`flow/run.sh`:
```
#!/bin/bash
# the make line also repeats each setting of config.mk as NAME=value (left out here)
make -C /OpenROAD-flow-scripts/flow DESIGN_CONFIG=/design/flow/config.mk WORK_HOME=/design/flow/orfs CLKGATE_MAP_FILE= finish
```
`flow/config.mk`:
```
export PLATFORM = sky130hd
export DESIGN_NAME = ddr2_test
export DESIGN_NICKNAME = ddr2_test
export VERILOG_FILES = /design/flow/design.v
export SDC_FILE = /design/flow/constraint.sdc
export NUM_CORES = 4
export LEC_CHECK = 0
export CAP_MARGIN = 20
export CELL_PAD_IN_SITES_GLOBAL_PLACEMENT = 1
export CORE_ASPECT_RATIO = 0.5
export CORE_MARGIN = 3
export CORE_UTILIZATION = 40
export CTS_CLUSTER_DIAMETER = 217
export CTS_CLUSTER_SIZE = 95
export PLACE_DENSITY = 0.9
export SETUP_SLACK_MARGIN = -0.22
export SLEW_MARGIN = 20
export TNS_END_PERCENT = 5
```
`flow/constraint.sdc`:
```
create_clock -name core_clock -period 3.0 [get_ports {clk}]
set_input_delay 0.6000 -clock core_clock [delete_from_list [all_inputs] [get_ports {clk}]]
set_output_delay 0.6000 -clock core_clock [all_outputs]
set_load 0.01 [all_outputs]
```
`flow/design.v`:
```
`timescale 1ns/1ps
module ddr2_test
	(
	input  wire          clk,
	input  wire          reset,
	input  wire          writes_en,
	input  wire          reads_en,
	input  wire          calib_done, 
	output reg           ib_re,
	input  wire [31:0]   ib_data,
	input  wire [7:0]    ib_count,  
	input  wire          ib_valid,
	input  wire          ib_empty,
	output reg           ob_we,
	output reg  [31:0]   ob_data,
	input  wire [9:0]    ob_count,
	output reg           p0_rd_en_o, 
	input  wire          p0_rd_empty,
	input  wire [31:0]   p0_rd_data,
	input  wire          p0_cmd_full,
	output reg           p0_cmd_en,
	output reg  [2:0]    p0_cmd_instr,
	output reg  [29:0]   p0_cmd_byte_addr,
	output wire [5:0]    p0_cmd_bl_o, 
	input  wire          p0_wr_full,
	output reg           p0_wr_en,
	output reg  [31:0]   p0_wr_data,
	output wire [3:0]    p0_wr_mask,
	output reg [26:0]		MEMORY_COUNT  
	);
localparam FIFO_SIZE      = 1024;
localparam BURST_LEN      = 10;   
wire        rd_fifo_afull;
reg  [29:0] cmd_byte_addr_wr, cmd_byte_addr_rd;
reg  [5:0]  burst_cnt;
reg         write_mode;
reg         read_mode;
reg         reset_d;
assign p0_cmd_bl_o = BURST_LEN - 1;
assign p0_wr_mask = 4'b0000;
always @(posedge clk) write_mode <= writes_en;
always @(posedge clk) read_mode <= reads_en;
always @(posedge clk) reset_d <= reset;
integer state;
localparam s_idle  = 0,
           s_write1 = 10,
           s_write2 = 11,
           s_write3 = 12,
           s_read1 = 20,
           s_read2 = 21,
           s_read3 = 22,
           s_read4 = 23,
			  s_writecmd0 = 30,
			  s_writecmd1 = 31,
			  s_readcmd0 = 40,
			  s_readcmd1 = 41;
always @(posedge clk) begin
	if (reset_d) begin
		state           	<= s_idle;
		burst_cnt       	<= BURST_LEN;
		cmd_byte_addr_wr  <= 0;
		cmd_byte_addr_rd  <= 0;
		p0_cmd_instr 		<= 3'b0;
		p0_cmd_byte_addr 	<= 30'b0;
		MEMORY_COUNT		<= 0;
		p0_cmd_instr 	<= 3'd0;
		p0_cmd_en 		<= 1'b0;
		p0_wr_en 		<= 1'b0;
		p0_rd_en_o 		<= 1'b0;
		ib_re 			<= 1'b0;
		ob_we 			<= 1'b0;
	end else begin
		case (state)
			s_idle: begin
				p0_cmd_en 	<= 1'b0;  
				p0_wr_en 	<= 1'b0;	
				p0_rd_en_o 	<= 1'b0;
				ib_re 		<= 1'b0;
				ob_we 		<= 1'b0;
				burst_cnt <= BURST_LEN;
				if ((p0_cmd_full == 1'b0) && (p0_cmd_en == 1'b0) && calib_done==1 && write_mode==1 && (ib_count >= BURST_LEN) && (MEMORY_COUNT<(27'd0-4*BURST_LEN))) begin
					state <= s_write1;
				end else if ((p0_cmd_full == 1'b0) && (p0_cmd_en == 1'b0) && calib_done==1 && read_mode==1 && (ob_count<(FIFO_SIZE-1-4*BURST_LEN) ) && (MEMORY_COUNT>4*BURST_LEN)) begin
					state <= s_readcmd0;
				end
			end
			s_write1: begin
				p0_wr_en <= 1'b0;					  
				ib_re <= 1'b1;
				state <= s_write2;
			end
			s_write2: begin
				ib_re <= 1'b0;
				if(ib_valid==1) begin
					p0_wr_data <= ib_data;
					burst_cnt <= burst_cnt - 1;
					state <= s_write3;
				end
			end
			s_write3: begin
				if (p0_wr_full == 1'b0) begin
					p0_wr_en   <= 1'b1;
					if (burst_cnt == 6'd0) begin
						state <= s_writecmd0;
						MEMORY_COUNT	  <= MEMORY_COUNT+4*BURST_LEN;
					end else begin
						state 			  <= s_write1;
					end
				end
			end
			s_writecmd0: begin
				p0_wr_en    	  <= 1'b0;
				p0_cmd_byte_addr <= cmd_byte_addr_wr;
				cmd_byte_addr_wr <= cmd_byte_addr_wr + 4*BURST_LEN;  
				p0_cmd_instr     <= 3'b000;
				state 			  <= s_writecmd1;
			end
			s_writecmd1: begin
				p0_cmd_en <= 1'b1;				 
				state <= s_idle;					 
			end
			s_readcmd0: begin
				p0_cmd_instr <= 3'b001;						 	 
				p0_cmd_byte_addr <= cmd_byte_addr_rd; 	 
				state <= s_readcmd1;	
			end
			s_readcmd1: begin
				p0_cmd_en <= 1'b1;					 
				state <= s_read1;	
			end
			s_read1: begin
				p0_cmd_en <= 1'b0;				  
				if (p0_rd_empty==0) begin 		  
					p0_rd_en_o  <= 1'b1;			  
					state <= s_read2;
				end
			end
			s_read2: begin
				ob_data <= p0_rd_data;		 
				p0_rd_en_o  <= 1'b0;					 	 
				state <= s_read3;
			end
			s_read3: begin
				ob_we 		  <= 1'b1;		 
				burst_cnt <= burst_cnt - 1;		 
				state <= s_read4;
			end
			s_read4: begin
				ob_we <= 1'b0;								 
				if ((burst_cnt == 6'd0)) begin 	 
					MEMORY_COUNT <= MEMORY_COUNT - 4*BURST_LEN; 			 
					cmd_byte_addr_rd	<= cmd_byte_addr_rd + 4*BURST_LEN;  
					state <= s_idle;
				end else begin
					state <= s_read1;
				end
			end
		endcase
	end
end
endmodule
```
==> summary.txt, run 1 <==
The synthesis and place-and-route flow finished, so here is a summary.

The static leakage is 0.00373 uW. The H-tree was split into 4 levels. The data arrival at the endpoint of the critical path is 2620 ps. Setup repair after global routing left no endpoint under its margin. For reference, the critical path is launched at state[10]$_DFF_P_. The footprint of the flip-flops and latches came out at 4570 um^2. The worst setup slack before clock tree synthesis is 491 ps.

Counting every instance in the synthesized netlist gives 827. Walking the worst path, the cells encountered are buf_4 > nor2b_1 > nand3_1 > a211oi_1 > a21oi_1 > a31o_2. Of the post-synthesis cell area, the dominant cell type holds roughly a third. The peak fanout along the critical path is 17. The measured slew at the worst slew-check pin came out at 956 ps. Post-route period utilization is reported as about 76%. The worst register-to-register path has a setup slack of 710 ps. The group that draws the most power in this run is sequential cells.

The cell area after synthesis came out at 8300 um^2. The iteration-0 DRC count of the detailed router is 496. The xor and xnor area share after synthesis is 6.54%. The detailed-placement wirelength estimate came out at 15.3 mm.

Looking at the reg2reg group, the worst path starts from state[10]$_DFF_P_. After synthesis, flip-flops and latches occupy 55.0% of the total area. The cell family contributing the most delay on the critical path is AND-OR/OR-AND gates. The total power consumption of the routed design came out at 5100 uW. The internal power component came out at approximately 3900 uW. For the combinational group, total power comes out at 177 uW.

The total buffers and inverters traversed by the critical path is 1. The post-cts repair resize count came out at 0. Static timing analysis puts the maximum clock frequency at ~0.44 GHz. The first global-routing pass estimated approximately 33 mm of wire. The number of OpenROAD warnings is 31. The filler cell count in the final layout came out at ~1800. The buffers inserted during post-CTS setup optimization came out at 0. The number of cells on the worst hold path is 2. The final routed wire length divided by cell count came out at 16.2 um. The skew report gives the latency at the later pin of the worst-skew pair as about 450 ps. In this run the most critical hold path is launched from state[11]$_DFF_P_. The core footprint is between 15000 and 20000 um^2. STA classifies the critical path startpoint as a flip-flop. Per the TritonCTS log, the buffer count is 17. The clock root buffer is sky130_fd_sc_hd__clkbuf_16. The chip area estimate from yosys synthesis came out at 8300 um^2.

The power density relative to cell area came out at 459 nW/um^2. The delay of the slowest critical-path stage is 610 ps.

The number of vias in the routed layout came out at ~6600. Counting flops with a built-in enable in the synthesized netlist gives 64. The portion of total power attributed to sequential cells came out at ~54%. The critical path is of the flip-flop to flip-flop type.

The multiplexer area fraction after synthesis came out at 3.47%. The via count of the first global-routing pass was 6185. TritonCTS built the clock tree. The worst setup path is captured at a flip-flop. The number of nets with antenna violations after routing is 0. The number of sinks on the clock net came out at 196. The max-slew violation count came out at 0. The core utilization at floorplan is 41.7%. The placed cell area came out at 10600 um^2.

The synthesized-area fraction occupied by adder cells is 1.06%. The maximum clock skew at final layout is about 14 ps. STA puts the critical path data required time at 3330 ps. The share of total power in combinational logic is around 3.5%. The worst vdd rail ir drop is 0.372 mV. Hold analysis lists the worst path endpoint as state[0]$_DFF_P_. The critical path ends at MEMORY_COUNT[23]$_SDFFE_PP0P_. In this run the maximum-capacitance check reported violations numbering 0. The overall routing resource usage is a little under a fifth. The synthesized-area fraction occupied by and/or/nand/nor cells is 20.1%. The count of antenna diodes in the layout is 0.

The path type of the worst min-delay path is flip-flop to flip-flop. The area taken by multi-input combinational cells is reported as 3420 um^2. The switching power summed over all nets came out at approximately 1200 uW. The fraction of synthesis flops using an asynchronous set or reset pin came out at 0%.

The iteration count of the initial detailed-routing pass is 6. The number of warning messages in the yosys log came out at 1. The die outline area is 22600 um^2. The most common cell in the synthesized netlist is sky130_fd_sc_hd__nor2_1. Counting distinct cell types in the post-synthesis netlist gives ~56. The chip width is 210 um.

Grouping non-sequential cells by family puts the most area in simple AND/OR/NAND/NOR gates. The average vias per placed instance came out at slightly above 5. The CTS clock-pin slew for the worst setup and hold paths is 80 ps. The final estimated routing congestion in global placement is 0.815. The run finished with no timing, DRC or antenna violations. In the final report, the number of endpoints failing setup comes to 0. The area of all placed cells without fillers came out at 11100 um^2. Wires add up to 21.0 mm. The shortest clock period the worst path allows after layout came out at 2290 ps. Looking at the reg2reg group, the worst path ends at MEMORY_COUNT[23]$_SDFFE_PP0P_. The post-synthesis register bit count came out at 196.

The share of power burned in the clock network is between 40% and 50%. The maximum buffer depth of the clock tree came out at 2. The relative slew slack is a little over a third.

The count of boundary I/O pins came out at ~230. The total clock network power came out at 2160 uW. The final number of hold-violating endpoints is 0. The number of hold buffers added after CTS came out at 0.

The sequential-cell power consumption came out at 2750 uW. In this run the number of cells on the critical path is 6. The number of nets in the layout came out at 1118. Entering global routing, the biggest net connects 93 pins.

The number of antenna violations at the first check in global routing came out at 0. The post-route setup TNS came out at 0 ps. By area the synthesized netlist is led by sky130_fd_sc_hd__dfxtp_1 (32%), sky130_fd_sc_hd__edfxtp_1 (23%), sky130_fd_sc_hd__nor2_1 (6.2%), sky130_fd_sc_hd__xnor2_1 (5.5%), sky130_fd_sc_hd__a21oi_1 (2.9%).

The switching power share of the total came out at 22.7%. The remaining routing DRC violations is 0. Counting instances in the post-synthesis netlist gives the leading cell types as sky130_fd_sc_hd__nor2_1 (138), sky130_fd_sc_hd__dfxtp_1 (132), sky130_fd_sc_hd__edfxtp_1 (64). The number of placement rows came out at 36. The cell-mix breakdown from Yosys lists the compound-gate area share as 9.17%.

The count of input and output buffers is between 200 and 250. Looking at the critical path, the single cell with the biggest stage delay is sky130_fd_sc_hd__dfxtp_1. The area overhead of the layout relative to synthesis is 33.9%. The cell type that accounts for the most area after synthesis is sky130_fd_sc_hd__dfxtp_1. The logic depth of the worst register-to-register path is 6.

Among all flip-flop cells after synthesis, the most frequent one is sky130_fd_sc_hd__dfxtp_1. The utilization after layout is between 50% and 60%. The remaining global-route overflow came out at 0.

The height of the die is 108 um. Each instance of the synthesized netlist takes up on average around 10 um^2. Setup slack on the critical path of the routed design comes to 710 ps. The yosys stat cell total is 827.
[per-layer routing]
layer | track usage [%] | vias to the layer above | wire length (um)
li1 | - | 3277 | -
met1 | 24.2 | 3108 | 9610
met2 | 30.3 | 165 | 10100
met3 | 2.94 | 27 | 943
met4 | 6.92 | 0 | 392
met5 | 0 | - | 0
[stage by stage]
step | instances | hold WS, ps
6_report | 1298 | 468
5_1_grt | 1298 | 522
4_1_cts | 1298 | 473
3_5_place_dp | 1266 | 459
3_3_place_gp | 1266 | 456
2_1_floorplan | 843 | 433
[layout make-up]
class	instances	area share, %
repair buffers	219	19.5
clock buffers	17	3.83
flip-flops and latches	196	41.1
multi-input cells	566	30.8
clock inverters	15	1.10
inverters	19	0.642
well taps	266	3.00
==> inputs of run 2 (changes only) <==
Settings changed: ABC_AREA set to 1, CELL_PAD_IN_SITES_GLOBAL_PLACEMENT 1 to unset, CORE_ASPECT_RATIO 0.5 to unset, CORE_MARGIN 3 to 2, CORE_UTILIZATION 40 to 62, CTS_CLUSTER_DIAMETER 217 to 243, CTS_CLUSTER_SIZE 95 to unset, PLACE_DENSITY 0.9 to 0.6, SETUP_SLACK_MARGIN -0.22 to unset, TNS_END_PERCENT 5 to unset.
Clock period 3.0 ns to 1.42 ns, I/O delays scaled along.
==> summary.txt, run 2 <==
Results of the implementation run.

The xor and xnor area share after synthesis is 0.602%. The chip area estimate from yosys synthesis is 8730 um^2. The number of hold buffers added after CTS was 0.

Counting every sink on the clock net gives about 200. The count of input and output buffers came out at between 200 and 250. The detailed-placement wirelength estimate came out at a little under 20 mm.

Yosys mapped the design onto between 40 and 50 distinct sky130hd cell types. The number of warning messages in the yosys log is 1. The cell area after synthesis came out at 8730 um^2. The floorplan step set the die width to 123 um. Once synthesis finished, the tally of register bits stood at approximately 200. The clock root buffer is sky130_fd_sc_hd__clkbuf_16. The die outline area came out at between 15000 and 20000 um^2. The multiplexer area fraction after synthesis came out at 0%. The most common cell in the synthesized netlist is sky130_fd_sc_hd__nand2_1. It got as far as 5_1_grt and failed there.

Yosys attributes the largest share of cell area to sky130_fd_sc_hd__dfxtp_1 (30%), sky130_fd_sc_hd__edfxtp_1 (22%), sky130_fd_sc_hd__nand2_1 (9.0%), sky130_fd_sc_hd__nor2_1 (7.5%), sky130_fd_sc_hd__inv_1 (4.4%). The maximum buffer depth of the clock tree is 2. The dominant non-sequential cell family after synthesis is simple AND/OR/NAND/NOR gates.

The floorplan step defined a core boundary enclosing approximately 14000 um^2. The synthesized design spends more area on one cell type than any other, namely sky130_fd_sc_hd__dfxtp_1. After synthesis, the most frequently instantiated cells are sky130_fd_sc_hd__nand2_1 (209), sky130_fd_sc_hd__nor2_1 (174), sky130_fd_sc_hd__dfxtp_1 (132). The vertical die dimension reported for this design is around 120 um. The final estimated routing congestion in global placement is 0.952. Of the total synthesized cell area, the portion taken by AND, OR, NAND and NOR gates is 26.9%.

The number of H-tree levels came out at 4. The fraction of synthesis flops using an asynchronous set or reset pin came out at 0%. The run stopped with a tool error.

The first error in the log reads "[ERROR GRT-0232] Routing congestion too high. Check the congestion heatmap in the GUI". The post-synthesis share of cell area spent on and-or and or-and gates came out at 11.0%. The fraction of synthesized cell area taken by the top area cell type came out at 30.3%. For this run the aggregate overflow at the end of global routing stands at roughly 1300. The post-synthesis area per instance came out at 8.20 um^2.

The overall routing resource usage is 97.7%. For this design, Yosys synthesis ends with a cell count of 1064. The count of boundary I/O pins is 231. The count of flip-flops with a built-in enable after synthesis is 64. The synthesized-area fraction occupied by adder cells came out at 1.00%.

The placed cell area came out at 11900 um^2. Of the synthesized area, sequential elements account for between 50% and 60%. The core utilization at floorplan is 63.1%. The primary flip-flop cell chosen by synthesis mapping is sky130_fd_sc_hd__dfxtp_1.

TritonCTS created 17 clock buffers. The synthesized netlist handed to floorplanning was reported with a cell count of 1064. The number of placement rows came out at about 43.
run 2: through the flow:
| stage | setup WS [ps] | cells |
|---|---|---|
| 3_3_place_gp | -390 | 1539 |
| 4_1_cts | -239 | 1589 |
| 3_5_place_dp | -444 | 1539 |
| 2_1_floorplan | -77.5 | 1080 |
run 2: timing repair:
item / CTS
pin swaps: 37
gates resized: 278
setup endpoints to repair: 180
setup buffers: 18
run 2: routing by layer:
| metal | track usage, % | overflow |
|---|---|---|
| met5 | 20.5 | 0 |
| met3 | 66.6 | 10 |
| met4 | 114 | 264 |
| met1 | 85.6 | 8 |
| met2 | 134 | 1031 |
==> inputs of run 3 (changes only) <==
Settings changed: CORE_UTILIZATION 62 to 66, CTS_CLUSTER_DIAMETER 243 to unset, CTS_CLUSTER_SIZE set to 10, SETUP_SLACK_MARGIN set to 0.54, TNS_END_PERCENT set to 5.
Clock period 1.42 ns to 2.53 ns, I/O delays scaled along.
==> summary.txt, run 3 <==
The synthesis and place-and-route flow finished, so here is a summary.

The flow ran to the end and the layout has no timing, DRC or antenna violations. The multiplexer area fraction after synthesis came out at 0%. The path type of the worst setup path is flip-flop to primary output. The post-detailed-routing wire length came out at around 25 mm. After layout, the minimum clock period comes to 2090 ps. The worst setup path is launched from a flip-flop. The depth of the critical timing path with buffers and inverters included is 1. In the final timing run, aggregate negative setup slack is 0 ps.

The via count of the first global-routing pass came out at 8183. Fill cells in the final layout number ~670. Looking at the hold checks, the worst path lands on ib_re$_SDFFE_PP0P_. Clock-pin slew was measured on the worst setup and hold paths at 70 ps.

Net switching is 20.5% of the power. The fraction of synthesized cell area taken by the top area cell type is 30.3%. In the synthesized netlist, the cells that appear most often are sky130_fd_sc_hd__nand2_1 (209), sky130_fd_sc_hd__nor2_1 (174), sky130_fd_sc_hd__dfxtp_1 (132). The portion of total power attributed to sequential cells came out at 51.9%. The maximum buffer depth of the clock tree is 2.

Counting cells, the worst reg-to-reg path comes to 8. According to the dpl log, the detail-placed design has an HPWL of 17.1 mm. In this run the tool buffered the top-level ports with 210 buffer cells. According to the timing report, the critical path is launched from MEMORY_COUNT[14]$_SDFFE_PP0P_. The path class of the tightest hold or removal check is flip-flop to flip-flop. The delay of the slowest critical-path stage is 610 ps. The number of antenna violations at the first check in global routing is 0. The final period utilization is 82.8%. The final routed wire length divided by cell count came out at 16.9 um.

The die outline area came out at 14200 um^2. The dominant non-sequential cell family after synthesis is simple AND/OR/NAND/NOR gates. Per report_power, the top consumer among the power groups is sequential cells.

The area recorded from the Yosys report for this design is 8730 um^2. At the end of routability-driven placement, the weighted congestion stood at 0.927. The maximum clock skew at final layout is 6.39 ps. The internal power component is 4990 uW. The number of maximum-capacitance constraint violations is 0.

The number of sinks on the clock net came out at 196. The post-synthesis register bit count is just under 200. TritonRoute reported its final design rule violation total as 0. Among all cell types in the netlist, the one instantiated most often is sky130_fd_sc_hd__nand2_1. The final worst-path setup slack is 435 ps.

The max-slew violation count came out at 0. The number of buffers inserted during clock tree synthesis is 17. The core footprint came out at 13100 um^2. At the pin with the least slew margin, the transition time is 667 ps. The number of vias in the routed layout came out at 8460.

The H-tree generated during clock tree synthesis spans 4 levels. For this run, the detailed router's first-pass iteration total came to 8. Per the repair_timing log after CTS, setup buffers inserted total 0. Power attributed to the clock group is about 2800 uW.

The reg-to-reg setup timing slack came out at 550 ps. The synthesized netlist devotes between 1 and 1.5% of its cell area to adder and majority cells. The master of the slowest instance on the critical path is sky130_fd_sc_hd__clkdlybuf4s50_1. The post-CTS hold buffer count recorded in the log is 0. The overall routing resource usage came out at about a third. The switching power summed over all nets came out at 1290 uW. The count of antenna diodes in the layout is 0. The distinct cell type count of the synthesized netlist is between 40 and 50. The data arrival at the endpoint of the critical path is around 1600 ps.

The total buffers and inverters traversed by the critical path came out at 1. Yosys attributes the largest share of cell area to sky130_fd_sc_hd__dfxtp_1 (30%), sky130_fd_sc_hd__edfxtp_1 (22%), sky130_fd_sc_hd__nand2_1 (9.0%), sky130_fd_sc_hd__nor2_1 (7.5%), sky130_fd_sc_hd__inv_1 (4.4%). The relative slew slack is 55.5%.

The number of cells on the worst hold path came out at 1. The pre-CTS setup check shows a worst slack of 302 ps. The pin count of the biggest net entering global routing came out at 34.

The static leakage is roughly 0.0044 uW. The worst vdd rail ir drop came out at 0.457 mV. The report lists the cells along the critical path as clkdlybuf4s50_1. The share of the Yosys chip area taken by registers is 52.3%. Setup repair after global routing could not meet its margin everywhere. The core utilization at floorplan came out at around 67%.

The number of OpenROAD warnings came out at 36. The first global-routing pass estimated 39.4 mm of wire. For this run, the post-layout net count is 1377. The remaining global-route overflow came out at 0. The count of boundary I/O pins is 231.

The capture point of the critical path was reported as MEMORY_COUNT[14]. Looking at the reg2reg group, the worst path ends at MEMORY_COUNT[7]$_SDFFE_PP0P_. The post-synthesis share of cell area spent on and-or and or-and gates came out at between 10% and 20%. Dividing the detail-routed via count by the number of cells gives 5.77.

The iteration-0 DRC count of the detailed router is 934. The post-synthesis area per instance came out at 8.20 um^2. The fraction of synthesis flops using an asynchronous set or reset pin came out at 0%. The upper clock frequency limit is 0.477 GHz.

Relative to the synthesized area, the layout overhead comes to 32.8%. The share of power burned in the clock network came out at 44.0%. The sequential-cell power consumption is 3260 uW. Grouping stages by cell kind, the critical path spends the most delay in buffers and inverters. Endpoints with negative setup slack in the final report add up to 0.

The number of nets with antenna violations after routing came out at 0. The required time of the worst setup path is 2020 ps. The cell area after synthesis came out at 8730 um^2. The report lists the number of cells resized after CTS as 1. Power attributed to combinational cells is 253 uW. The report lists the number of standard-cell rows as 42. Sorting the Yosys area breakdown by cell type puts at the top sky130_fd_sc_hd__dfxtp_1. The insertion delay of the later-clocked pin in the worst-skew pair came out at 440 ps. The xor and xnor area share after synthesis is 0.602%. The height of the die is 119 um. The number of warning messages in the yosys log is 1. The kind of capture point of the worst setup path is a primary output.

The worst slack on hold paths came out at between 400 and 500 ps. The yosys stat cell total came out at around 1100.

The startpoint identified for the worst hold timing path is state[9]$_DFF_P_. The chip width is 119 um. Synthesis produced 1064 cells. The final number of hold-violating endpoints is 0. The synthesized-area fraction occupied by and/or/nand/nor cells is 26.9%. The root buffer cell chosen for the clock tree is sky130_fd_sc_hd__clkbuf_16. Counting flops with a built-in enable in the synthesized netlist gives 64. Max fanout on the critical path was recorded as 9.

In the synthesized netlist the dominant register cell turns out to be sky130_fd_sc_hd__dfxtp_1. The power density relative to cell area is 541 nW/um^2. TritonCTS built the clock tree. The share of total power in combinational logic came out at under 10%. For the worst reg-to-reg path, the startpoint reported by OpenROAD is burst_cnt[0]$_SDFFE_PP0P_.
[run 3: metrics by stage]
stage | std cells | utilization (%) | total power, uW | area [um^2]
4_1_cts | 1467 | 88.6 | 6280 | 11600
6_report | 1467 | 88.6 | 6270 | 11600
5_1_grt | 1467 | 88.6 | 6400 | 11600
3_3_place_gp | 1435 | 84.0 | 3560 | 11000
2_1_floorplan | 1080 | - | 3420 | 8790
3_5_place_dp | 1435 | 84.0 | 3570 | 11000
[run 3: cell type report]
type	instances	area (um^2)	area share, %
Timing Repair Buffer	228	2270	19.6
Multi-Input combinational cell	727	3520	30.4
Tap cell	176	220	1.90
Clock buffer	20	447	3.85
Inverter	108	410	3.54
Sequential cell	196	4570	39.4
Clock inverter	12	153	1.32
[run 3: routing by layer]
| metal | wire [um] | vias to the layer above | GRT usage (%) | share of wire [%] |
|---|---|---|---|---|
| li1 | - | 3959 | - | - |
| met4 | 1000 | 0 | 18.2 | 4.0 |
| met5 | 0 | - | 0 | 0 |
| met2 | 13100 | 467 | 63.5 | 53 |
| met3 | 1780 | 98 | 5.99 | 7.2 |
| met1 | 8890 | 3936 | 39.2 | 36 |
==> inputs of run 4 (changes only) <==
Settings changed: ABC_AREA 1 to unset, CTS_CLUSTER_SIZE 10 to 35, GPL_TIMING_DRIVEN set to 1, PLACE_DENSITY 0.6 to unset, SETUP_SLACK_MARGIN 0.54 to -0.14, TNS_END_PERCENT 5 to unset.
Clock period 2.53 ns to 1.9 ns, I/O delays scaled along.
==> summary.txt, run 4 <==
Results of the implementation run.

The flow did not finish. The stage where the run came to a stop is 5_1_grt. The tool reported: "[ERROR GRT-0232] Routing congestion too high. Check the congestion heatmap in the GUI". The number of warning messages in the yosys log came out at 1. Global routing consumed, over all layers together, 79.3% of the routing resources. The number of instances in the synthesized netlist came out at 827.

The die outline area came out at 13500 um^2. Global routing finished with a remaining overflow of roughly 120. After synthesis, the most frequently instantiated cells are sky130_fd_sc_hd__nor2_1 (138), sky130_fd_sc_hd__dfxtp_1 (132), sky130_fd_sc_hd__edfxtp_1 (64). The tree is rooted in a sky130_fd_sc_hd__clkbuf_16. The final weighted congestion recorded by global placement is 0.890. The primary flip-flop cell chosen by synthesis mapping is sky130_fd_sc_hd__dfxtp_1.

The core footprint is between 10000 and 15000 um^2. For reference, the top cells by area after synthesis are sky130_fd_sc_hd__dfxtp_1 (32%), sky130_fd_sc_hd__edfxtp_1 (23%), sky130_fd_sc_hd__nor2_1 (6.2%), sky130_fd_sc_hd__xnor2_1 (5.5%), sky130_fd_sc_hd__a21oi_1 (2.9%). The number of buffers inserted during clock tree synthesis came out at 17.

The detailed-placement wirelength estimate came out at 18.1 mm. Summing the sequential cell areas from Yosys gives 55.0% of the chip area. The number of sinks on the clock net is approximately 200. The cell type with the highest aggregate area in the netlist is sky130_fd_sc_hd__dfxtp_1. around 230 I/O pins were placed. The maximum buffer depth of the clock tree came out at 2. The count of flip-flops with a built-in enable after synthesis came out at 64. Yosys reports that the leading cell type by area covers 31.8% of the netlist area. The cell area that synthesis handed to floorplanning was 8300 um^2. The post-synthesis share of cell area spent on and-or and or-and gates is 9.17%.

The number of H-tree levels is 4. Once placement completed, the tool counted placed cells totaling 1234. The synthesized-area fraction occupied by adder cells is 1.06%. The synthesized netlist was found by Yosys to have just over 800 cells. In this run the tool buffered the top-level ports with 210 buffer cells.

Measured along the x axis, the die boundary spans 116 um. For this run the top cell type by instance count after synthesis was sky130_fd_sc_hd__nor2_1. The post-synthesis register bit count came out at 196.

After Yosys synthesis, XOR and XNOR cells account for 6.54% of the synthesized area. Of the combinational cells, the family taking the most area is simple AND/OR/NAND/NOR gates. Hold repair after CTS inserted 0 buffers.

The synthesized-area fraction occupied by and/or/nand/nor cells is between 20 and 25%. The number of placement rows came out at ~40. The chip area estimate from yosys synthesis is 8300 um^2. The post-synthesis area per instance came out at 10.0 um^2.

The multiplexer area fraction after synthesis is 3.47%. The distinct cell type count of the synthesized netlist came out at between 50 and 60. The height of the die is 116 um.

Before CTS, the worst setup slack after placement is -222 ps. The fraction of synthesis flops using an asynchronous set or reset pin came out at 0%. The placed cell area came out at around 11000 um^2. The floorplan step records an initial core utilization of 68.2%.
run 4: layer usage:
metal / GRT overflow / global-route usage, %
met1: 0 / 78.8
met2: 55 / 97.0
met3: 2 / 60.7
met4: 56 / 88.0
met5: 2 / 8.15
run 4: what timing repair did:
item                                    in CTS
pin swaps                                    1
buffers inserted                             1
resized                                      3
gates cloned                                 0
endpoints found under the setup margin      12
run 4: metrics by stage:
step / setup TNS (ps) / util [%] / hold WS (ps)
detailed placement: -2630 / 90.3 / 467
floorplan: -3340 / - / 408
global placement: -1140 / 90.3 / 459
CTS: -2880 / 95.0 / 377
==> inputs of run 5 (changes only) <==
Settings changed: ABC_AREA set to 1, CORE_UTILIZATION 66 to 41, CTS_CLUSTER_DIAMETER set to 315, PLACE_DENSITY_LB_ADDON set to 0.13, SETUP_SLACK_MARGIN -0.14 to 0.43.
==> summary.txt, run 5 <==
The synthesis and place-and-route flow finished, so here is a summary.

The run finished with no timing, DRC or antenna violations. In this run, the clock network consumes 43.3% of the power. The sequential-cell power consumption is 4310 uW. The number of cells on the worst hold path came out at 1. Per the breakdown, switching nets consume 22.5% of all power. The maximum clock skew at final layout is 15.8 ps. The number of placement rows came out at around 53. According to the floorplan report, the placeable core area is roughly 21000 um^2. Setup repair after global routing could not meet its margin everywhere. The destination of the worst register-to-register timing path is MEMORY_COUNT[14]$_SDFFE_PP0P_.

STA classifies the critical path startpoint as a flip-flop. The count of flip-flops with a built-in enable after synthesis came out at 64. The placement summary gives the final routability congestion estimate as 0.867. The final number of hold-violating endpoints came out at 0. For the final routed database, the setup TNS stands at 0 ps. The die outline area came out at 22500 um^2. The area overhead of the layout relative to synthesis came out at 44.6%. Once layout is complete, the utilization of the core stands at around three fifths. The internal power component came out at 6340 uW. The fraction of synthesized cell area taken by the top area cell type is 30.3%. The number of H-tree levels is 4. The gate-level netlist out of Yosys references 46 unique cell types. The startpoint identified for the worst register-to-register timing path is burst_cnt[1]$_SDFFE_PP1P_. As reported, the later end of the worst-skew pair has a clock insertion delay of 440 ps. The pin closest to its max-slew limit shows a slew of 619 ps.

The number of instances in the synthesized netlist is 1064. The via count of the first global-routing pass is 7694. The yosys stat cell total is approximately 1100. The chip area line in the Yosys stat output reads 8730 um^2. The synthesized-area fraction occupied by adder cells came out at under 10%. The highest supply drop recorded on VDD is 0.655 mV. The number of maximum-capacitance constraint violations is 0. The number of OpenROAD warnings came out at 34. Per the post-place timing report, worst setup slack is -142 ps. The start point of the worst hold path is reset. The average vias per placed instance is 5.03. Ranked by total cell area, the synthesized netlist is headed by sky130_fd_sc_hd__dfxtp_1 (30%), sky130_fd_sc_hd__edfxtp_1 (22%), sky130_fd_sc_hd__nand2_1 (9.0%), sky130_fd_sc_hd__nor2_1 (7.5%), sky130_fd_sc_hd__inv_1 (4.4%). The count of input and output buffers came out at 210. The total buffers and inverters traversed by the critical path came out at 2. The largest total area in the synthesized netlist belongs to sky130_fd_sc_hd__dfxtp_1.

The remaining global-route overflow came out at 0. According to the finish report, the design has a final net count of 1429. The count of antenna diodes in the layout is 0.

The count of boundary I/O pins is 231. The critical path's slowest stage uses the library cell sky130_fd_sc_hd__dfxtp_2. The data arrival at the endpoint of the critical path came out at 1930 ps. Checking hold timing, the worst path is listed with class input pin to flip-flop. The remaining routing DRC violations is 0. The most common cell in the synthesized netlist is sky130_fd_sc_hd__nand2_1. The worst hold path terminates at reset_d$_DFF_P_. The number of antenna violations at the first check in global routing is 0. At the worst endpoint, the required time is about 2300 ps. Clock-pin slew was measured on the worst setup and hold paths at 70 ps. For the clock group, total power comes out at 3540 uW. The final routed wire length divided by cell count is approximately 16 um. The total power consumption of the routed design came out at 8170 uW. Measured along the y axis, the die boundary spans between 100 and 150 um. The number of buffers inserted during clock tree synthesis came out at 17. The number of warning messages in the yosys log is 1. The switching power summed over all nets is between 1500 and 2000 uW. The number of nets with antenna violations after routing came out at 0.

In this run, flip-flops and latches consume 52.7% of the power. The number of vias in the routed layout came out at 8145. The iteration-0 DRC count of the detailed router is 388. Derived from the worst setup path, the maximum achievable clock frequency is 0.645 GHz. The share of total power in combinational logic came out at 4.0%. The wire length of the first global-routing pass came out at 38.8 mm.

The clock passes through at most 2 buffers. By instance count, the cell type seen most on the critical path is sky130_fd_sc_hd__nand2_1. In this run the mean area of a mapped cell was 8.20 um^2. The clock root buffer is sky130_fd_sc_hd__clkbuf_16. The combinational gate power came out at 330 uW. Of all flip-flops after synthesis, the portion carrying an async set or reset was 0%. The chip width is roughly 150 um. The capturing instance or port of the critical path is MEMORY_COUNT[14]$_SDFFE_PP0P_. The post-synthesis register bit count came out at 196. The peak fanout along the critical path is 4. The path type of the worst setup path is flip-flop to flip-flop. The max-slew violation count is 0. The top power group is sequential cells. The kind of capture point of the worst setup path is a flip-flop.

The logic depth of the worst register-to-register path came out at 10. Entering global routing, the biggest net connects 34 pins. The dominant non-sequential cell family after synthesis is simple AND/OR/NAND/NOR gates.

The sequential cell area fraction in the yosys report came out at 52.3%. Traced cell by cell, the critical path runs through inv_2 > ha_4 > nand3_4 > nor2_4 > buf_12 > nand2_8 > nand3b_1 > nand2_1 > nand2_1 > nor2_1. The cell area after synthesis is ~8700 um^2. After legalization and detailed placement, the total HPWL measured 17.7 mm. The number of sinks on the clock net is 196. In the log, the iteration count for the first detailed-route pass is 5. The post-detailed-routing wire length is 25.2 mm. The shortest clock period the worst path allows after layout came out at 1550 ps. For this design the ratio of total power to cell area is approximately 650 nW/um^2. In the post-route analysis, the smallest setup slack over all paths is between 300 and 400 ps.

The final period utilization came out at about four fifths. TritonCTS built the clock tree. For reference, the top cells by count after synthesis are sky130_fd_sc_hd__nand2_1 (209), sky130_fd_sc_hd__nor2_1 (174), sky130_fd_sc_hd__dfxtp_1 (132). The xor and xnor area share after synthesis came out at 0.602%. The multiplexer area fraction after synthesis came out at 0%. The delay of the slowest critical-path stage is 330 ps. Total global-route track usage over all layers is 21.9%. The core utilization at floorplan came out at 41.7%. The post-synthesis share of cell area spent on and-or and or-and gates is a little over a tenth. The worst register-to-register path has a setup slack of 350 ps. The final number of setup-violating endpoints is 0. The launch point of the critical path is burst_cnt[1]$_SDFFE_PP1P_.

The cell class contributing the biggest share of worst-path delay is simple AND/OR/NAND/NOR gates. The depth of the critical timing path with buffers and inverters included is 10. The primary flip-flop cell chosen by synthesis mapping is sky130_fd_sc_hd__dfxtp_1.

The synthesized-area fraction occupied by and/or/nand/nor cells is 26.9%. The relative slew slack is between 50% and 60%. The script extracted a total leakage power of 0.00499 uW.
## run 5: area by class of cell
| type | instances | area [um^2] |
|---|---|---|
| tap | 275 | 344 |
| timing repair buffer | 280 | 2500 |
| sequential | 196 | 4680 |
| inverter | 108 | 439 |
| fill | 1913 | 8330 |
| clock buffer | 17 | 425 |
| multi-input combinational | 727 | 4090 |
| clock inverter | 15 | 144 |
## run 5: repair_timing
| item | in CTS | in global routing |
|---|---|---|
| buffers inserted | 23 | 19 |
| cloned | 0 | 1 |
| hold buffers | 0 | 0 |
| pin swaps | 30 | 46 |
| endpoints found under the setup margin | 212 | 142 |
| gates resized | 365 | 166 |
## run 5: routing by layer
layer | vias up | track usage, % | wire (um)
met3 | 47 | 3.48 | 1200
li1 | 4062 | - | -
met1 | 3825 | 26.6 | 10400
met4 | 0 | 8.16 | 586
met5 | - | 0 | 0
met2 | 211 | 38.9 | 13000
## run 5: through the flow
step / hold WS, ps / cells / cell area [um^2]
after global placement: 442 / 1543 / 11200
after floorplan: 408 / 1080 / 8840
after CTS: 367 / 1598 / 12300
after global routing: 380 / 1618 / 12600
after detailed placement: 445 / 1543 / 11200
final: 372 / 1618 / 12600
==> inputs of run 6 (changes only) <==
Settings changed: CELL_PAD_IN_SITES_DETAIL_PLACEMENT set to 2, CELL_PAD_IN_SITES_GLOBAL_PLACEMENT set to 1, CORE_ASPECT_RATIO set to 1.26, CORE_UTILIZATION 41 to 40, CTS_CLUSTER_DIAMETER 315 to 156, CTS_CLUSTER_SIZE 35 to 44, GPL_ROUTABILITY_DRIVEN set to 0, MAX_ROUTING_LAYER set to met4, PLACE_DENSITY_LB_ADDON 0.13 to 0.1, SETUP_SLACK_MARGIN 0.43 to -0.02.
Clock period 1.9 ns to 1.95 ns, I/O delays scaled along.
==> summary.txt, run 6 <==
Results of the implementation run.

The number of warning messages in the yosys log came out at 1. The height of the die is about 170 um. The post-synthesis area per instance is 8.20 um^2.

The chip width came out at roughly 140 um. The synthesized design devotes to its leading area cell type a little under a third of total area. The chip area estimate from yosys synthesis came out at 8730 um^2.

The first error in the log reads "[ERROR DPL-0033] detailed placement checks failed during check placement". The count of flip-flops with a built-in enable after synthesis is 64. By count the netlist is led by sky130_fd_sc_hd__nand2_1 (209), sky130_fd_sc_hd__nor2_1 (174), sky130_fd_sc_hd__dfxtp_1 (132). The multiplexer area fraction after synthesis came out at 0%. Sorting the Yosys area breakdown by cell type puts at the top sky130_fd_sc_hd__dfxtp_1. The post-synthesis share of cell area spent on and-or and or-and gates is 11.0%. For reference, the top logic cell family by area is simple AND/OR/NAND/NOR gates. By area the synthesized netlist is led by sky130_fd_sc_hd__dfxtp_1 (30%), sky130_fd_sc_hd__edfxtp_1 (22%), sky130_fd_sc_hd__nand2_1 (9.0%), sky130_fd_sc_hd__nor2_1 (7.5%), sky130_fd_sc_hd__inv_1 (4.4%).

The sequential cell area fraction in the yosys report came out at approximately 52%. The halt point of the flow is 4_1_cts. Per the OpenROAD floorplan log, the area of the core is 21400 um^2. The primary flip-flop cell chosen by synthesis mapping is sky130_fd_sc_hd__dfxtp_1. The die outline area came out at 23000 um^2. The post-synthesis register bit count came out at 196. The number of instances in the synthesized netlist is 1064. The flow did not finish.

The cell area after synthesis came out at 8730 um^2. The number of placement rows is around 60. The synthesized-area fraction occupied by adder cells is around 1.0%. The xor and xnor area share after synthesis is 0.602%. The core utilization at floorplan is 40.8%.

The detailed-placement wirelength estimate came out at 31.0 mm. The distinct cell type count of the synthesized netlist came out at 46. The fraction of synthesis flops using an asynchronous set or reset pin came out at 0%. Summing the areas of all and, or, nand and nor instances in the mapped netlist gives 26.9% of the synthesized area. The number of cells reported by Yosys stat comes to 1064. The count of input and output buffers came out at about 210. Yosys instantiated no cell more often than sky130_fd_sc_hd__nand2_1.

In this run the count of I/O pins placed on the die edge is 231.
## run 6: per-stage QoR
step                      worst slack, ps  util (%)  std cells  area, um^2  power (uW)
after floorplan                     -53.1         -       1080        8790        4440
after detailed placement             -291      52.3       1548       11200        4660
after global placement              -13.3      52.3       1548       11200        4630
==> inputs of run 7 (changes only) <==
Settings changed: ABC_AREA 1 to unset, CELL_PAD_IN_SITES_GLOBAL_PLACEMENT 1 to unset, CORE_ASPECT_RATIO 1.26 to 0.53, CTS_CLUSTER_SIZE 44 to unset, GPL_TIMING_DRIVEN 1 to unset, MAX_ROUTING_LAYER met4 to unset, SETUP_SLACK_MARGIN -0.02 to -0.3.
Clock period 1.95 ns to 3.0 ns, I/O delays scaled along.
==> summary.txt, run 7 <==
The synthesis and place-and-route flow finished, so here is a summary.

The flow ran to the end and the layout has no timing, DRC or antenna violations. The iteration count of the initial detailed-routing pass is 4. The final routed wire length divided by cell count is 27.5 um.

The dominant non-sequential cell family after synthesis is simple AND/OR/NAND/NOR gates. The maximum buffer depth of the clock tree is 2. The portion of total power attributed to sequential cells is 51.2%. The post-synthesis register bit count came out at 196. The critical path is of the flip-flop to flip-flop type. In this run the count of I/O pins placed on the die edge is 231. The share of power burned in the clock network is 45.1%. The number of antenna violations at the first check in global routing came out at 0. The via count of the first global-routing pass is 8186. The core footprint came out at 20400 um^2. The CTS clock-pin slew for the worst setup and hold paths came out at 80 ps. The report puts the hold buffer count at CTS at 0. The max-slew violation count came out at 0.

The reg-to-reg setup timing slack came out at between 200 and 300 ps. The chip area estimate from yosys synthesis came out at 8300 um^2. For this run, asynchronously set or reset flops after synthesis account for 0%. Per the synth stats, the flop cell with the highest instance count is sky130_fd_sc_hd__dfxtp_1. The launch point of the critical path is state[10]$_DFF_P_. In this run the worst hold path is classified as flip-flop to flip-flop.

Per the post-route antenna check, the number of violating nets is 0. The remaining routing DRC violations came out at 0. The count of flip-flops with a built-in enable after synthesis is roughly 64.

The die outline area is between 20000 and 25000 um^2. The post-synthesis area per instance came out at 10.0 um^2. The worst-case max-slew headroom was logged as 29.3%. Per the OpenROAD power report, leakage power amounts to 0.00373 uW. OpenROAD emitted warnings numbering 33. Of all power groups, the one with the highest power is sequential cells. The final number of hold-violating endpoints is 0.

The measured slew at the worst slew-check pin is 1060 ps. The number of H-tree levels came out at 4. The pin count of the biggest net entering global routing came out at 106.

Per the hold report, the tightest min-delay path originates at state[11]$_DFF_P_. The sequential cell area fraction in the yosys report came out at 55.0%. The wire length of the first global-routing pass came out at about 54 mm. The core utilization at floorplan came out at 40.7%.

Once iteration 0 of detailed routing completed, the report listed 503 DRC markers. The cell class contributing the biggest share of worst-path delay is simple AND/OR/NAND/NOR gates. The capturing instance or port of the critical path is cmd_byte_addr_rd[24]$_SDFFE_PP0P_. Setup repair after global routing left no endpoint under its margin. The TritonCTS clock tree is done. The count of antenna diodes in the layout came out at 0. The synthesized-area fraction occupied by and/or/nand/nor cells came out at 20.1%. The xor and xnor area share after synthesis came out at 6.54%. Per STA, the worst path is made up of and4_1 > nand4b_1 > nor4_1 > xnor2_1 > nor2_1. The clock network power reported by the tool is 2420 uW.

After Yosys synthesis, full adders, half adders and majority gates account for 1.06% of the synthesized area. The combinational gate power is 198 uW. The endpoint of the worst hold path is reported as state[0]$_DFF_P_. The detailed-placement wirelength estimate is 21.9 mm. The mapped netlist covers 8300 um^2.

The slowest stage of the critical path belongs to the cell sky130_fd_sc_hd__dfxtp_1. TritonCTS created 17 clock buffers. The data arrival at the endpoint of the critical path is 3020 ps. By area the synthesized netlist is led by sky130_fd_sc_hd__dfxtp_1 (32%), sky130_fd_sc_hd__edfxtp_1 (23%), sky130_fd_sc_hd__nor2_1 (6.2%), sky130_fd_sc_hd__xnor2_1 (5.5%), sky130_fd_sc_hd__a21oi_1 (2.9%). The number of nets in the layout came out at 1116. Hold analysis shows the worst path with a depth of 2. The required time of the worst setup path came out at 3300 ps.

In the global route stage, overall resource usage came out at 33.1%. The worst setup path is captured at a flip-flop. The internal power component is 4110 uW. The power density relative to cell area is 481 nW/um^2.

The height of the die is 109 um. The remaining global-route overflow came out at 0. The insertion delay of the later-clocked pin in the worst-skew pair is 440 ps. After filler insertion, the fill cell instance count of the layout stands at between 2000 and 2500.

Per the CTS log, the root buffer master is sky130_fd_sc_hd__clkbuf_16. For the worst flop-to-flop path, the logic depth is 5. The switching power share of the total came out at 23.6%.

The shortest clock period the worst path allows after layout is 2710 ps. As logged by OpenROAD, the buffers inserted on ports number 210. The most common cell in the synthesized netlist is sky130_fd_sc_hd__nor2_1. Per the Yosys statistics, synthesis produced 827 cells. In this build the clock could be raised as far as 0.368 GHz. The flow reports that combinational logic draws 3.7% of the design power.

The average vias per placed instance came out at between 5 and 6. After Yosys synthesis, AND-OR and OR-AND compound gates account for 9.17% of the synthesized area. The cell type with the highest aggregate area in the netlist is sky130_fd_sc_hd__dfxtp_1. STA classifies the critical path startpoint as a flip-flop. The worst reg2reg path startpoint is state[10]$_DFF_P_. After synthesis, the netlist uses 56 different library cells. The number of placement rows came out at 38. For this run, the number of Yosys warnings is 1.

The sequential-cell power consumption is 2750 uW. The final period utilization came out at 90.5%. The fraction of synthesized cell area taken by the top area cell type is a little under a third.

In this run the post-CTS setup repair buffer count came out at 0. The final number of setup-violating endpoints came out at 0. Measured against the total synthesized area, the mux share comes to 3.47%.

The routed layout has 7471 vias. The total buffers and inverters traversed by the critical path came out at 0. The area overhead of the layout relative to synthesis is 34.6%. The number of non-filler instances in the completed layout came out at 1310. The run reported a max-capacitance violation count of 0.

The peak fanout along the critical path came out at 11. The switching power summed over all nets is 1270 uW. The post-detailed-routing wire length came out at 36.1 mm. The cell count after synthesis came out at 827. The critical path runs through a total of 5 cells. The chip width came out at 202 um. The longest incremental delay of any stage on the critical path is reported as 680 ps. The number of instances in the placed design came out at between 1000 and 1500. Sorting the synthesized cells by how often they occur yields sky130_fd_sc_hd__nor2_1 (138), sky130_fd_sc_hd__dfxtp_1 (132), sky130_fd_sc_hd__edfxtp_1 (64). Post-CTS repair ended up resizing 0 cells.

In this run the critical register-to-register path is captured at cmd_byte_addr_rd[24]$_SDFFE_PP0P_. Clock tree synthesis found a total of 196 sinks. The maximum clock skew at final layout is 15.7 ps.

The worst vdd rail ir drop is roughly 0.4 mV. The post-route setup TNS is 0 ps.
==> run 7: layout make-up <==
type,count,area [um^2],area share (%)
clock inverters,13,150,1.34
repair buffers,217,2170,19.4
multi-input cells,566,3430,30.7
clock buffers,19,433,3.88
well taps,280,350,3.14
flip-flops and latches,196,4570,40.9
inverters,19,71.3,0.638
==> run 7: stage by stage <==
step / setup slack [ps] / util (%) / power (uW) / hold WS, ps / cell area [um^2]
detailed placement: 394 / 51.9 / 3000 / 492 / 10600
floorplan: 395 / - / 2880 / 433 / 8360
global route: 151 / 54.8 / 5500 / 567 / 11200
global placement: 567 / 51.9 / 2990 / 465 / 10600
finish: 285 / 54.8 / 5370 / 530 / 11200
CTS: 364 / 54.8 / 5390 / 537 / 11200
==> run 7: routing by layer <==
layer  GRT usage [%]  routed length (um)  share of wire [%]  vias up
li1                -                   -                  -     3274
met1            42.4               15500                 43     3869
met2            57.8               17900                 50      277
met3            6.31                2030                5.6       51
met4            9.45                 660                1.8        0
met5               0                   0                  0        -
==> inputs of run 8 (changes only) <==
Settings changed: CAP_MARGIN 20 to 35, CELL_PAD_IN_SITES_DETAIL_PLACEMENT 2 to unset, CORE_ASPECT_RATIO 0.53 to unset, CORE_UTILIZATION 40 to 66, CTS_CLUSTER_DIAMETER 156 to unset, CTS_CLUSTER_SIZE set to 75, GPL_ROUTABILITY_DRIVEN 0 to unset, HOLD_SLACK_MARGIN set to 0.3, PLACE_DENSITY set to 0.6, PLACE_DENSITY_LB_ADDON 0.1 to unset, SETUP_SLACK_MARGIN -0.3 to unset.
Clock period 3.0 ns to 2.01 ns, I/O delays scaled along.
==> summary.txt, run 8 <==
The synthesis and place-and-route flow finished, so here is a summary.

For the worst flop-to-flop path, the logic depth is 6. The fraction of synthesis flops using an asynchronous set or reset pin is 0%. In this run the clock root is driven by a sky130_fd_sc_hd__clkbuf_16. Per the post-synthesis stats, the area per cell is 10.0 um^2. After floorplanning, the die was sized to cover 13500 um^2.

The worst slack on hold paths is 412 ps. Yosys reports the multiplexer fraction of the synthesized area as 3.47%. Before placement the cells fill 68.2% of the core.

The gate-level netlist out of Yosys references 56 unique cell types. Setup repair after global routing could not meet its margin everywhere. The path type of the worst min-delay path is input pin to flip-flop. The capture point of the critical path was reported as MEMORY_COUNT[6]$_SDFFE_PP0P_. The final worst-path setup slack came out at -361 ps. Summing the areas of all xor and xnor instances in the mapped netlist gives about 6.5% of the synthesized area.

The global route stage reports its total congestion overflow as 0. The synthesized netlist was found by Yosys to have 827 cells. TritonCTS built the clock tree.

The met2 wire length came out at 16.2 mm. The chip area estimate from yosys synthesis came out at just over 8000 um^2. The overall routing resource usage is 42.5%. The wire length of the first global-routing pass came out at 43.4 mm. The number of placement rows came out at 40. The number of antenna violations at the first check in global routing came to 1. The sequential-cell power consumption is 4110 uW. The post-synthesis share of cell area spent on and-or and or-and gates came out at under 10%. The via count of the first global-routing pass is 7863. Ranked by power, first place goes to sequential cells.

The final number of setup-violating endpoints came out at 37. The pre-antenna-repair detailed-routing pass consisted of 10 iterations. The area overhead of the layout relative to synthesis came out at 39.4%. Looking at the clock tree report, the H-tree level count equals 4. The CTS clock-pin slew for the worst setup and hold paths came out at 70 ps. The final estimated routing congestion in global placement came out at 0.908. The number of maximum-capacitance constraint violations is 0.

Yosys instantiated no cell more often than sky130_fd_sc_hd__nor2_1. The total power consumption of the routed design is slightly below 8000 uW. The share of power burned in the clock network came out at 42.6%.

In this run the number of cells on the critical path is 6. The number of nets with antenna violations after routing came out at 0. STA classifies the critical path endpoint as a flip-flop.

The post-detailed-routing wire length is between 30 and 40 mm. The count of boundary I/O pins is ~230. The synthesized design devotes to its leading area cell type 31.8% of total area. The script computed the net switching share of total power as 22.8%.

After legalization and detailed placement, the total HPWL measured between 15 and 20 mm. By count the netlist is led by sky130_fd_sc_hd__nor2_1 (138), sky130_fd_sc_hd__dfxtp_1 (132), sky130_fd_sc_hd__edfxtp_1 (64). The average vias per placed instance is 7.08.

The launch point of the critical path is burst_cnt[3]$_SDFFE_PP1P_. The routed design uses 5.08 mm of met3 wire. The detailed-routing wirelength on met1 came out at 10.7 mm. Signal routing reaches up to met4. The primary flip-flop cell chosen by synthesis mapping is sky130_fd_sc_hd__dfxtp_1. The remaining routing DRC violations came out at 0. The synthesized-area fraction occupied by and/or/nand/nor cells came out at 20.1%. The static leakage came out at 0.00403 uW. The count of input and output buffers is 210. Post-route period utilization is reported as 118%. The relative slew slack is 49.8%. In the power breakdown, the internal column shows roughly 6000 uW. Between clock sinks in the finished design, the worst skew comes to 11.9 ps. In the final design database the tool counted 1157 nets. The number of warning messages in the yosys log is 1. The synthesis stat section lists a flop and latch total of 196. The maximum buffer depth of the clock tree is 2. The number of instances in the placed design came out at 1206.

The number of vias in the routed layout is 8773. The report shows a maximum critical-path fanout of 7. A clean result was blocked by negative setup slack. The worst reg2reg path startpoint is burst_cnt[3]$_SDFFE_PP1P_.

The start point of the worst hold path is writes_en. The nature of the critical path startpoint is a flip-flop. Data arrives at the worst endpoint at approximately 2700 ps.

Across the VDD grid, the largest voltage drop is ~0.57 mV. Per the detail_route report, routed wire per instance is around 29 um. The final number of hold-violating endpoints came out at 0.

The synthesized design spends more area on one cell type than any other, namely sky130_fd_sc_hd__dfxtp_1. The synthesized-area fraction occupied by adder cells came out at 1.06%. In this design, the largest share of critical-path delay is due to simple AND/OR/NAND/NOR gates. The count of cells in the finished layout, fillers not included, comes to 1240. Per the skew report, the later register of the worst-skew pair sees a clock latency of 450 ps. The reg-to-reg setup timing slack came out at -360 ps. The cell sequence reported for the critical path is nor4_4 > buf_4 > nand2_1 > nor3_1 > xnor2_1 > nor2_1. The worst setup slack before clock tree synthesis came out at -142 ps. The power density relative to cell area is approximately 670 nW/um^2. The run finished, with violations left. For hold timing, the worst endpoint is write_mode$_DFF_P_. In the final layout, the fill cell count is 303.

The chip width is ~120 um. The height of the die came out at 116 um. Combinational logic burns 4.1% of the power. The delay of the slowest critical-path stage is a little over 400 ps. The post-CTS hold buffer count recorded in the log is 0. The master of the slowest instance on the critical path is sky130_fd_sc_hd__nor3_1. The critical path is of the flip-flop to flip-flop type. The number of cells on the worst hold path is 1.

Entering global routing, the biggest net connects 124 pins. The iteration-0 DRC count of the detailed router came out at around 1500. The mapped netlist covers 8300 um^2. The max-slew violation count came out at 0.

The number of OpenROAD warnings is 37. Sequential cells were found to cover 55.0% of the synthesized design area. The clock tree has to reach 196 sinks. Registers are responsible for 53.3% of the overall power. The capture point of the worst register-to-register path is recorded as MEMORY_COUNT[6]$_SDFFE_PP0P_. The dominant non-sequential cell family after synthesis is simple AND/OR/NAND/NOR gates. The main area contributors are sky130_fd_sc_hd__dfxtp_1 (32%), sky130_fd_sc_hd__edfxtp_1 (23%), sky130_fd_sc_hd__nor2_1 (6.2%), sky130_fd_sc_hd__xnor2_1 (5.5%), sky130_fd_sc_hd__a21oi_1 (2.9%). The upper clock frequency limit is approximately 0.42 GHz. The switching power summed over all nets came out at approximately 1800 uW. In this run, power in combinational logic comes to between 300 and 400 uW. The total buffers and inverters traversed by the critical path came out at 1. The measured slew at the worst slew-check pin is 751 ps. The required time of the worst setup path came out at 2330 ps. The region available for standard cell placement spans about 12000 um^2.

The count of flip-flops with a built-in enable after synthesis came out at between 60 and 70. The number of buffers inserted during clock tree synthesis came out at 17. The total clock network power came out at approximately 3300 uW. The number of instances in the synthesized netlist came out at around 830. The shortest clock period the worst path allows after layout is 2370 ps.
## run 8: final cells by class
class                      count  area (um^2)  share of cell area, %
timing repair buffer         258         2520                   21.8
multi-input combinational    566         3650                   31.6
clock inverter                10         58.8                  0.508
antenna                        1         2.50                 0.0216
sequential                   196         4570                   39.5
tap                          168          210                   1.82
inverter                      19         71.3                  0.617
clock buffer                  22          477                   4.12
## run 8: what timing repair did
action / CTS / global route
setup endpoints to repair: 7 / 29
pin swaps: 1 / 7
cloned: 0 / 0
buffers inserted: 0 / 1
resized: 8 / 37
## run 8: stage by stage
stage | utilization [%] | cell area, um^2 | setup TNS (ps)
global route | 95.1 | 11600 | -4960
CTS | 93.3 | 11400 | 0
detailed placement | 88.6 | 10800 | -741
finish | 95.1 | 11600 | -3950
global placement | 88.6 | 10800 | -285
floorplan | - | 8370 | 0
## run 8: routing by layer
layer / track usage, % / vias up
li1: - / 3348
met1: 48.5 / 3982
met2: 72.1 / 1064
met3: 10.9 / 379
met4: 25.6 / 0
met5: 0 / -
==> inputs of run 9 (changes only) <==
Settings changed: CAP_MARGIN 35 to 20, CELL_PAD_IN_SITES_GLOBAL_PLACEMENT set to 2, CORE_ASPECT_RATIO set to 0.5, CORE_MARGIN 2 to 3, CORE_UTILIZATION 66 to 40, CTS_CLUSTER_DIAMETER set to 340, CTS_CLUSTER_SIZE 75 to 71, HOLD_SLACK_MARGIN 0.3 to unset, PLACE_DENSITY 0.6 to unset, PLACE_DENSITY_LB_ADDON set to 0.12, TNS_END_PERCENT set to 5.
Clock period 2.01 ns to 3.0 ns, I/O delays scaled along.
==> summary.txt, run 9 <==
The synthesis and place-and-route flow finished, so here is a summary.

The upper clock frequency limit is about 0.42 GHz. The worst setup path is launched from a flip-flop. The first routing iteration left 347 violations. Counting instances, the worst hold path has a depth of 2. The depth of the critical timing path with buffers and inverters included came out at 5. The startpoint identified for the worst hold timing path is state[11]$_DFF_P_. The clock reaches the later pin of the worst-skew pair after about 450 ps.

The master of the slowest instance on the critical path is sky130_fd_sc_hd__dfxtp_1. The required time of the worst setup path is 3310 ps. Buffers added to address setup during post-CTS repair amount to 0.

The fraction of synthesized cell area taken by the top area cell type is 31.8%. The most common cell in the synthesized netlist is sky130_fd_sc_hd__nor2_1. The critical path in this run is classified as flip-flop to flip-flop. The cell area after synthesis came out at between 8000 and 9000 um^2. In this run the count of I/O pins placed on the die edge is ~230. The number of maximum-capacitance constraint violations came out at 0.

The switching component of the power was reported as 1180 uW. The transition time recorded at the tightest slew-check pin is 1040 ps. The total power consumption of the routed design came out at 5300 uW. For reference, the final report shows the max-slew violation count at 0. The launch point of the critical path is state[10]$_DFF_P_.

The cell class contributing the biggest share of worst-path delay is simple AND/OR/NAND/NOR gates. STA classifies the critical path endpoint as a flip-flop. The chip area line in the Yosys stat output reads 8300 um^2.

The core utilization at floorplan is between 40% and 50%. The report lists the cells along the critical path as and4_1 > nand4b_1 > nor4b_1 > xnor2_1 > nor2_1. The placement report lists the number of port buffers as ~210. In this run the horizontal extent of the chip is 210 um. The data arrival at the endpoint of the critical path came out at around 2700 ps. The total buffers and inverters traversed by the critical path came out at 0. Summed over all failing endpoints, the final setup total negative slack is 0 ps. Per the power-grid run, VDD falls by no more than 0.392 mV. The number of antenna violations at the first check in global routing is 0.

The total clock network power is 2370 uW. The dominant non-sequential cell family after synthesis is simple AND/OR/NAND/NOR gates. The static leakage is 0.00376 uW. The remaining routing DRC violations is 0. The share of power burned in the clock network came out at 44.7%. Averaged over all synthesized cells, the footprint is ~10 um^2. Entering global routing, the biggest net connects around 120 pins. The multiplexer area fraction after synthesis came out at 3.47%. The switching power share of the total is 22.3%. The final hold violation count recorded for this run is 0. Per the timing report, the most critical flop-to-flop path originates at state[10]$_DFF_P_. The post-synthesis share of cell area spent on and-or and or-and gates is 9.17%. The fraction of synthesis flops using an asynchronous set or reset pin came out at 0%. Yosys attributes the largest share of cell area to sky130_fd_sc_hd__dfxtp_1 (32%), sky130_fd_sc_hd__edfxtp_1 (23%), sky130_fd_sc_hd__nor2_1 (6.2%), sky130_fd_sc_hd__xnor2_1 (5.5%), sky130_fd_sc_hd__a21oi_1 (2.9%). Of all cell types, the one taking the most synthesized area is sky130_fd_sc_hd__dfxtp_1.

The portion of total power attributed to sequential cells is 51.9%. Summing the areas of all and, or, nand and nor instances in the mapped netlist gives 20.1% of the synthesized area. The relative slew slack is 30.4%. The internal portion of the total power is 4120 uW. For this run, the leading register cell type out of synthesis is sky130_fd_sc_hd__dfxtp_1.

The number of placement rows is 36. The number of buffers inserted during clock tree synthesis is 17. Among all stages on the critical path, the maximum delay recorded is approximately 760 ps. The logs give a warning total of 33. The core footprint came out at 19900 um^2. Note, the detailed placer reported a final HPWL of between 15 and 20 mm. The number of non-filler instances in the completed layout is 1297. From bottom edge to top edge, the die measures 108 um. The die outline area is approximately 23000 um^2. The shortest clock period the worst path allows after layout came out at 2390 ps. The number of vias in the routed layout came out at 6590. The area overhead of the layout relative to synthesis is 34.7%. Looking at the worst setup and hold paths, the clock pins of their registers show a slew of 80 ps. Looking at the clock tree report, the root buffer type is sky130_fd_sc_hd__clkbuf_16.

The iteration count of the initial detailed-routing pass is 7. Of the total synthesized cell area, the portion taken by full adders, half adders and majority gates is around 1.1%. Hold analysis lists the worst path endpoint as state[0]$_DFF_P_. The number of nets with antenna violations after routing came out at 0. The sequential-cell power consumption came out at 2750 uW. The number of sinks on the clock net came out at 196. The number of H-tree levels came out at 4. The combinational gate power came out at 183 uW. The synthesis report lists the Yosys warning total as 1. The routed design ends up with an antenna cell count of 0. The post-synthesis register bit count came out at 196.

The wire length of the first global-routing pass came out at 35.0 mm. The number of instances in the placed design is 1265. Combinational cells account for 3.5% of the total power. The final report lists the setup-violating endpoint count as 0. Yosys stat counts around 830 cells in the synthesized netlist. The sequential cell area fraction in the yosys report came out at 55.0%.

Checking hold timing, the worst path is listed with class flip-flop to flip-flop. In the power breakdown, the biggest contributor is sequential cells. The number of hold buffers added after CTS came out at 0. The reg-to-reg setup timing slack is 610 ps.

The number of nets in the layout came out at about 1100. Looking at the reg2reg group, the worst path ends at cmd_byte_addr_rd[28]$_SDFFE_PP0P_. The capturing instance or port of the critical path is cmd_byte_addr_rd[28]$_SDFFE_PP0P_. The maximum clock skew at final layout is 14.5 ps. The via count of the first global-routing pass is 6154. Setup repair after global routing left no endpoint under its margin. The average vias per placed instance came out at 5.08.

The final period utilization is 79.7%. Synthesis instantiated roughly 56 different standard cells from the library. The maximum buffer depth of the clock tree is 2.

TritonCTS built the clock tree. The number of instances in the synthesized netlist came out at 827. The wire length recorded after detailed routing is 22.8 mm. The power density relative to cell area is 474 nW/um^2.

The commonest cells after synthesis are sky130_fd_sc_hd__nor2_1 (138), sky130_fd_sc_hd__dfxtp_1 (132), sky130_fd_sc_hd__edfxtp_1 (64). The synthesized design contains 64 enable-type register cells. Across every metal layer, demand over resource in global routing totals 19.9%.

The xor and xnor area share after synthesis is under 10%. The remaining global-route overflow came out at 0. The peak fanout along the critical path is 17.

The flow ran to the end and the layout has no timing, DRC or antenna violations. The logic depth of the worst register-to-register path is 5. For this sky-water flow run, the detailed-routed wirelength per cell is reported as 17.6 um.

The final estimated routing congestion in global placement is 0.807. The post-cts repair resize count came out at 0.
run 9: layout make-up:
class / count / area [um^2]
Clock buffer: 18 / 450
Clock inverter: 14 / 150
Fill cell: 1793 / 8730
Inverter: 19 / 71.3
Multi-Input combinational cell: 566 / 3430
Sequential cell: 196 / 4570
Tap cell: 266 / 333
Timing Repair Buffer: 218 / 2170
run 9: per-stage QoR:
step / utilization [%] / instance area, um^2 / setup WS [ps] / hold WS [ps]
final: 56.1 / 11200 / 609 / 481
after global routing: 56.1 / 11200 / 367 / 516
after CTS: 56.1 / 11200 / 596 / 486
after detailed placement: 53.1 / 10600 / 458 / 467
after global placement: 53.1 / 10600 / 477 / 459
after floorplan: - / 8360 / 395 / 433
run 9: metal layers:
| layer | vias up | GRT usage (%) | wire length [um] |
|---|---|---|---|
| met4 | 0 | 4.68 | 147 |
| met5 | - | 0 | 0 |
| met2 | 154 | 33.2 | 11000 |
| li1 | 3267 | - | - |
| met3 | 9 | 6.49 | 1540 |
| met1 | 3160 | 25.3 | 10200 |
Power and IR drop assume default switching activity.
